==> inputs of run a <==
## system
module system
  #(parameter WIDTH = 24)
   (input aclk,
    input aresetn,
    input [WIDTH-1:0] s_axis_tdata,
    input s_axis_tvalid,
    output s_axis_tready,
    input s_axis_tlast,
    input [3:0] s_axis_tuser,
    output [2*WIDTH-1:0] m_axis_tdata,
    output m_axis_tvalid,
    input m_axis_tready,
    output m_axis_tlast,
    output [3:0] m_axis_tuser);
    localparam SEED = 7'b1011101;
    wire [WIDTH-1:0] s2e_tdata;
    wire s2e_tvalid;
    wire s2e_tready;
    wire s2e_tlast;
    wire [3:0] s2e_tuser;
    scrambler #(.WIDTH(WIDTH), .SEED(SEED)) scrambler_i(
        .aclk(aclk),
        .aresetn(aresetn),
        .s_axis_tdata(s_axis_tdata),
        .s_axis_tvalid(s_axis_tvalid),
        .s_axis_tready(s_axis_tready),
        .s_axis_tuser(s_axis_tuser),
        .s_axis_tlast(s_axis_tlast),
        .m_axis_tdata(s2e_tdata),
        .m_axis_tvalid(s2e_tvalid),
        .m_axis_tready(s2e_tready),
        .m_axis_tuser(s2e_tuser),
        .m_axis_tlast(s2e_tlast)
    );
    encoder #(.WIDTH(WIDTH)) encoder_i(
        .aclk(aclk),
        .aresetn(aresetn),
        .s_axis_tdata(s2e_tdata),
        .s_axis_tvalid(s2e_tvalid),
        .s_axis_tready(s2e_tready),
        .s_axis_tuser(s2e_tuser),
        .s_axis_tlast(s2e_tlast),
        .m_axis_tdata(m_axis_tdata),
        .m_axis_tvalid(m_axis_tvalid),
        .m_axis_tready(m_axis_tready),
  ...
export LEC_CHECK = 0
export CAP_MARGIN = 20
export CORE_MARGIN = 2
export CORE_UTILIZATION = 70
export CTS_CLUSTER_DIAMETER = 232
export GPL_TIMING_DRIVEN = 1
export MAX_ROUTING_LAYER = met4
export PLACE_DENSITY = 0.4
export SETUP_SLACK_MARGIN = 0.6
export SLEW_MARGIN = 20
export TNS_END_PERCENT = 75
create_clock -name core_clock -period 2.09 [get_ports {aclk}]
run.sh (not shown) runs the stock make flow with config.mk's settings and CLKGATE_MAP_FILE=.
==> run b (differences from run a) <==
Settings changed: CORE_UTILIZATION 70 to 56, CTS_CLUSTER_DIAMETER 232 to 287, CTS_CLUSTER_SIZE set to 87, GPL_TIMING_DRIVEN 1 to not set, MAX_ROUTING_LAYER met4 to not set, PLACE_DENSITY 0.4 to 0.35, SETUP_SLACK_MARGIN 0.6 to not set, TNS_END_PERCENT 75 to 15.
==> flow/constraint.sdc (replaced) <==
create_clock -name core_clock -period 4.0 [get_ports {aclk}]
set_input_delay 0.8000 -clock core_clock [delete_from_list [all_inputs] [get_ports {aclk}]]
set_output_delay 0.8000 -clock core_clock [all_outputs]
set_load 0.01 [all_outputs]
==> comparison table <==
Outcome: run a stopped before the end; run b finished clean
Failing step: run a clock tree synthesis (4_1_cts); run b -
Vert. Die Dim: run a 97.1 um; run b 108 um
Initial core utilization: run a 0.730; run b 0.582
Syn Nets: run a 646; run b 646
Die X: run a 97.1 um; run b 108 um
Placement Cell Area: run a 0.00727 sq mm; run b 0.00685 sq mm
HPWL after detailed placement: run a 12.6 mm; run b 10.8 mm
Number of placed instances, taps included: run a 768; run b 775
Row Count: run a 33; run b 37
Xor and xnor fraction of the mapped netlist area: run a 0.343; run b 0.343
Basic Gates by Area: run a 0.102; run b 0.102
Post-synthesis instance area: run a 0.00606 sq mm; run b 0.00606 sq mm
Yosys warning total: run a 2; run b 2
Overall chip area: run a 0.00942 sq mm; run b 0.0117 sq mm
Floorplan Core Area: run a 0.00830 sq mm; run b 0.0104 sq mm
Setup slack at placement: run a 0.0535 ns; run b 1.22 ns
Number of enable-type register cells in the synthesized netlist: run a 0; run b 0
Synthesized-area fraction occupied by adder cells: run a 0; run b 0
RD Place Congestion: run a 1.03; run b 0.839

---

==> inputs of garnet <==
==> flow/design.v <==
`timescale 1ns / 1ps
module scrambler
 #(parameter WIDTH = 32,
   parameter SEED = 7'b1111111)
  (input aclk,
   input aresetn,
   input [WIDTH-1:0] s_axis_tdata,
   input [3:0] s_axis_tuser,
   input s_axis_tvalid,
   output s_axis_tready,
   input s_axis_tlast,
   output reg [WIDTH-1:0] m_axis_tdata,
   output reg [3:0] m_axis_tuser,
   output reg m_axis_tvalid,
   input m_axis_tready,
   output reg m_axis_tlast);
  localparam TAIL_MASK = {{7{1'b0}}, {(WIDTH-7){1'b1}}};
  wire axis_tready_int = m_axis_tready;
  assign s_axis_tready = axis_tready_int;
  wire m_handshake = m_axis_tvalid && axis_tready_int;
  wire s_handshake = s_axis_tvalid && axis_tready_int;
  reg [6:0] lfsr;
  wire [WIDTH-1:0] fb;
  genvar i;
  generate
    for (i = 0; i < WIDTH; i = i + 1) begin : gen_feedback
      if (i < 4)
        assign fb[i] = lfsr[i+3] ^ lfsr[i];
      else if (i < 7)
        assign fb[i] = lfsr[i] ^ fb[i-4];
      else
        assign fb[i] = fb[i-7] ^ fb[i-4];
    end
  endgenerate
  always @(posedge aclk)
    if (~aresetn) begin
      m_axis_tdata <= {WIDTH{1'b0}};
      m_axis_tuser <= 4'h0;
      m_axis_tlast <= 1'b0;
      m_axis_tvalid <= 1'b0;
    end
    else if (s_handshake) begin
      if (s_axis_tlast)
        m_axis_tdata <= (s_axis_tdata ^ fb) & TAIL_MASK;
      else
        m_axis_tdata <= s_axis_tdata ^ fb;
      m_axis_tuser <= s_axis_tuser;
      m_axis_tlast <= s_axis_tlast;
      m_axis_tvalid <= 1'b1;
    end
    else if (m_handshake)
      m_axis_tvalid <= 1'b0;
  always @(posedge aclk)
    if (~aresetn)
      lfsr <= SEED;
    else if (s_handshake)
      lfsr <= fb[WIDTH-1:WIDTH-7];
endmodule
`timescale 1ns / 1ps
module encoder
 #(parameter WIDTH = 24)
  (input aclk,
   input aresetn,
   input [WIDTH-1:0] s_axis_tdata,
   input [3:0] s_axis_tuser,
   input s_axis_tvalid,
   output s_axis_tready,
   input s_axis_tlast,
   output reg [2*WIDTH-1:0] m_axis_tdata,
   output reg [3:0] m_axis_tuser,
   output reg m_axis_tvalid,
   input m_axis_tready,
   output reg m_axis_tlast);
  localparam HISTSIZE = 6;
  wire axis_tready_int = m_axis_tready;
  assign s_axis_tready = axis_tready_int;
  wire m_handshake = m_axis_tvalid && axis_tready_int;
  wire s_handshake = s_axis_tvalid && axis_tready_int;
  reg [2*WIDTH-1:0] m_axis_tdata_int;
  wire [WIDTH-1:0] g0;
  wire [WIDTH-1:0] g1;
  wire [2*WIDTH-1:0] hr;
  wire [2*WIDTH-1:0] tfr;
  wire [2*WIDTH-1:0] ttr;
  reg [HISTSIZE-1:0] history;
  wire [WIDTH+HISTSIZE-1:0] operand = {s_axis_tdata, history};
  genvar i;
  generate
    for (i = 0; i < WIDTH; i = i + 1) begin : gen_poly
      assign g0[i] = operand[i+6] ^ operand[i+4] ^ operand[i+3] ^ operand[i+1] ^ operand[i];
      assign g1[i] = g0[i] ^ operand[i+5] ^ operand[i+1];
    end
    for (i = 0; i < 2*WIDTH-1; i = i + 2) begin : gen_half_rate
      assign hr[i]   = g0[i/2];
      assign hr[i+1] = g1[i/2];
    end
    for (i = 0; i < 3*WIDTH/2-2; i = i + 3) begin : gen_two_thirds
      assign ttr[i]   = g0[2*(i/3)];
      assign ttr[i+1] = g1[2*(i/3)];
      assign ttr[i+2] = g0[2*(i/3)+1];
    end
    for (i = 0; i < 4*WIDTH/3-3; i = i + 4) begin : gen_three_fourths
      assign tfr[i]   = g0[i-i/4];
      assign tfr[i+1] = g1[i-i/4];
      assign tfr[i+2] = g0[i-i/4+1];
      assign tfr[i+3] = g1[i-i/4+2];
    end
  endgenerate
  assign ttr[2*WIDTH-1:3*WIDTH/2] = 0;
  assign tfr[2*WIDTH-1:4*WIDTH/3] = 0;
  always @*
    case (s_axis_tuser)
      4'b1111, 4'b0111, 4'b1011, 4'b0011:
        m_axis_tdata_int = tfr;
      4'b0001:
        m_axis_tdata_int = ttr;
      default:
        m_axis_tdata_int = hr;
    endcase
  always @(posedge aclk)
    if (~aresetn) begin
      m_axis_tdata <= {2*WIDTH{1'b0}};
      m_axis_tuser <= 4'h0;
      m_axis_tlast <= 1'b0;
      m_axis_tvalid <= 1'b0;
    end
    else if (s_handshake) begin
      m_axis_tdata <= m_axis_tdata_int;
      m_axis_tuser <= s_axis_tuser;
      m_axis_tlast <= s_axis_tlast;
      m_axis_tvalid <= 1'b1;
    end
    else if (m_handshake)
      m_axis_tvalid <= 1'b0;
  always @(posedge aclk)
    if (~aresetn)
      history <= {HISTSIZE{1'b0}};
    else if (s_handshake)
      history <= s_axis_tdata[WIDTH-1:WIDTH-HISTSIZE];
endmodule
`timescale 1ns / 1ps
module system
  #(parameter WIDTH = 24)
   (input aclk,
    input aresetn,
    input [WIDTH-1:0] s_axis_tdata,
    input s_axis_tvalid,
    output s_axis_tready,
    input s_axis_tlast,
    input [3:0] s_axis_tuser,
    output [2*WIDTH-1:0] m_axis_tdata,
    output m_axis_tvalid,
    input m_axis_tready,
    output m_axis_tlast,
    output [3:0] m_axis_tuser);
    localparam SEED = 7'b1011101;
    wire [WIDTH-1:0] s2e_tdata;
    wire s2e_tvalid;
    wire s2e_tready;
    wire s2e_tlast;
    wire [3:0] s2e_tuser;
    scrambler #(.WIDTH(WIDTH), .SEED(SEED)) scrambler_i(
        .aclk(aclk),
        .aresetn(aresetn),
        .s_axis_tdata(s_axis_tdata),
        .s_axis_tvalid(s_axis_tvalid),
        .s_axis_tready(s_axis_tready),
        .s_axis_tuser(s_axis_tuser),
        .s_axis_tlast(s_axis_tlast),
        .m_axis_tdata(s2e_tdata),
        .m_axis_tvalid(s2e_tvalid),
        .m_axis_tready(s2e_tready),
        .m_axis_tuser(s2e_tuser),
        .m_axis_tlast(s2e_tlast)
    );
    encoder #(.WIDTH(WIDTH)) encoder_i(
        .aclk(aclk),
        .aresetn(aresetn),
        .s_axis_tdata(s2e_tdata),
        .s_axis_tvalid(s2e_tvalid),
        .s_axis_tready(s2e_tready),
        .s_axis_tuser(s2e_tuser),
        .s_axis_tlast(s2e_tlast),
        .m_axis_tdata(m_axis_tdata),
        .m_axis_tvalid(m_axis_tvalid),
        .m_axis_tready(m_axis_tready),
        .m_axis_tuser(m_axis_tuser),
        .m_axis_tlast(m_axis_tlast)
    );
endmodule
==> flow/run.sh <==
#!/bin/bash
# the make line also repeats each setting of config.mk as NAME=value (left out here)
make -C /OpenROAD-flow-scripts/flow DESIGN_CONFIG=/design/flow/config.mk WORK_HOME=/design/flow/orfs CLKGATE_MAP_FILE= finish
==> flow/config.mk <==
export PLATFORM = sky130hd
export DESIGN_NAME = system
export DESIGN_NICKNAME = system
export VERILOG_FILES = /design/flow/design.v
export SDC_FILE = /design/flow/constraint.sdc
export NUM_CORES = 4
export LEC_CHECK = 0
export ABC_AREA = 0
export CAP_MARGIN = 0
export CORE_MARGIN = 2
export CORE_UTILIZATION = 72
export CTS_CLUSTER_DIAMETER = 90
export CTS_CLUSTER_SIZE = 71
export GPL_TIMING_DRIVEN = 1
export HOLD_SLACK_MARGIN = 0.29
export MAX_ROUTING_LAYER = met4
export PLACE_DENSITY_LB_ADDON = 0.09
export SETUP_SLACK_MARGIN = 0.24
export SLEW_MARGIN = 20
export TNS_END_PERCENT = 75
==> flow/constraint.sdc <==
create_clock -name core_clock -period 2.11 [get_ports {aclk}]
set_input_delay 0.4220 -clock core_clock [delete_from_list [all_inputs] [get_ports {aclk}]]
set_output_delay 0.4220 -clock core_clock [all_outputs]
set_load 0.01 [all_outputs]
==> inputs of willow, as changes to garnet <==
Settings changed: ABC_AREA 0 to unset, CTS_CLUSTER_DIAMETER 90 to unset, CTS_CLUSTER_SIZE 71 to unset, GPL_TIMING_DRIVEN 1 to unset, HOLD_SLACK_MARGIN 0.29 to unset, MAX_ROUTING_LAYER met4 to unset, PLACE_DENSITY_LB_ADDON 0.09 to unset, SETUP_SLACK_MARGIN 0.24 to unset, TNS_END_PERCENT 75 to unset.
==> flow/constraint.sdc (replaced) <==
create_clock -name core_clock -period 1.67 [get_ports {aclk}]
set_input_delay 0.3340 -clock core_clock [delete_from_list [all_inputs] [get_ports {aclk}]]
set_output_delay 0.3340 -clock core_clock [all_outputs]
set_load 0.01 [all_outputs]
==> inputs of nickel, as changes to garnet <==
Settings changed: ABC_AREA 0 to 1, CAP_MARGIN 0 to 20, CORE_UTILIZATION 72 to 64, CTS_CLUSTER_DIAMETER 90 to unset, CTS_CLUSTER_SIZE 71 to unset, GPL_TIMING_DRIVEN 1 to unset, HOLD_SLACK_MARGIN 0.29 to unset, MAX_ROUTING_LAYER met4 to unset, PLACE_DENSITY_LB_ADDON 0.09 to unset, SETUP_SLACK_MARGIN 0.24 to unset, TNS_END_PERCENT 75 to unset.
==> flow/constraint.sdc (replaced) <==
create_clock -name core_clock -period 2.62 [get_ports {aclk}]
set_input_delay 0.5240 -clock core_clock [delete_from_list [all_inputs] [get_ports {aclk}]]
set_output_delay 0.5240 -clock core_clock [all_outputs]
set_load 0.01 [all_outputs]
==> qor.yml <==
flop-count: 97
ys_sh_xor_pct: 34.27
internal-power_mw: 3.620
hp-start: "encoder_i.m_axis_tuser[2]"
status: "timing/DRC/antenna clean"
clk_latency_ns: 0.38
first_pass_iters: 7
nNetsFinal: 708
slew_viol_final: 0
ys_seq_share_pct: 32.04
ctsResizeCount: 6
slew_headroom_pct: 66.37
path_cells: "buf_4, xor2_1, xor3_1, a22oi_1, o22ai_1"
met1_length_um: 7124
That was garnet.
==> qor.yml <==
synth_top_cell_by_area: "dfxtp_1"
ys_sh_xor_pct: 34.27
status: "stopped before the end"
fp_util_pct: 74.14
syn-cell-area_mm2: 0.006061
ys_seq_share_pct: 32.04
die_height_um: 95.75
synth.avg_cell_area_um2: 9.887
lastStage: "clock tree synthesis (4_1_cts)"
error: "[ERROR DPL-0038] Utilization greater than 100%, impossible to legalize"
That was willow.
==> qor.yml <==
status: "timing/DRC/antenna clean"
mi_logic_area_mm2: 0.003613
met1_length_um: 7155
path_cells: "clkdlybuf4s50_1, clkdlybuf4s50_1"
ctsResizeCount: 0
nNetsFinal: 978
clk_latency_ns: 0.39
comb_share_pct: 50.15
post-place-ws_ns: 0.3771
p_clk_share_pct: 23.5
first_pass_iters: 5
slew_headroom_pct: 59.22
flop-count: 97
ys_seq_share_pct: 31.56
That was nickel.
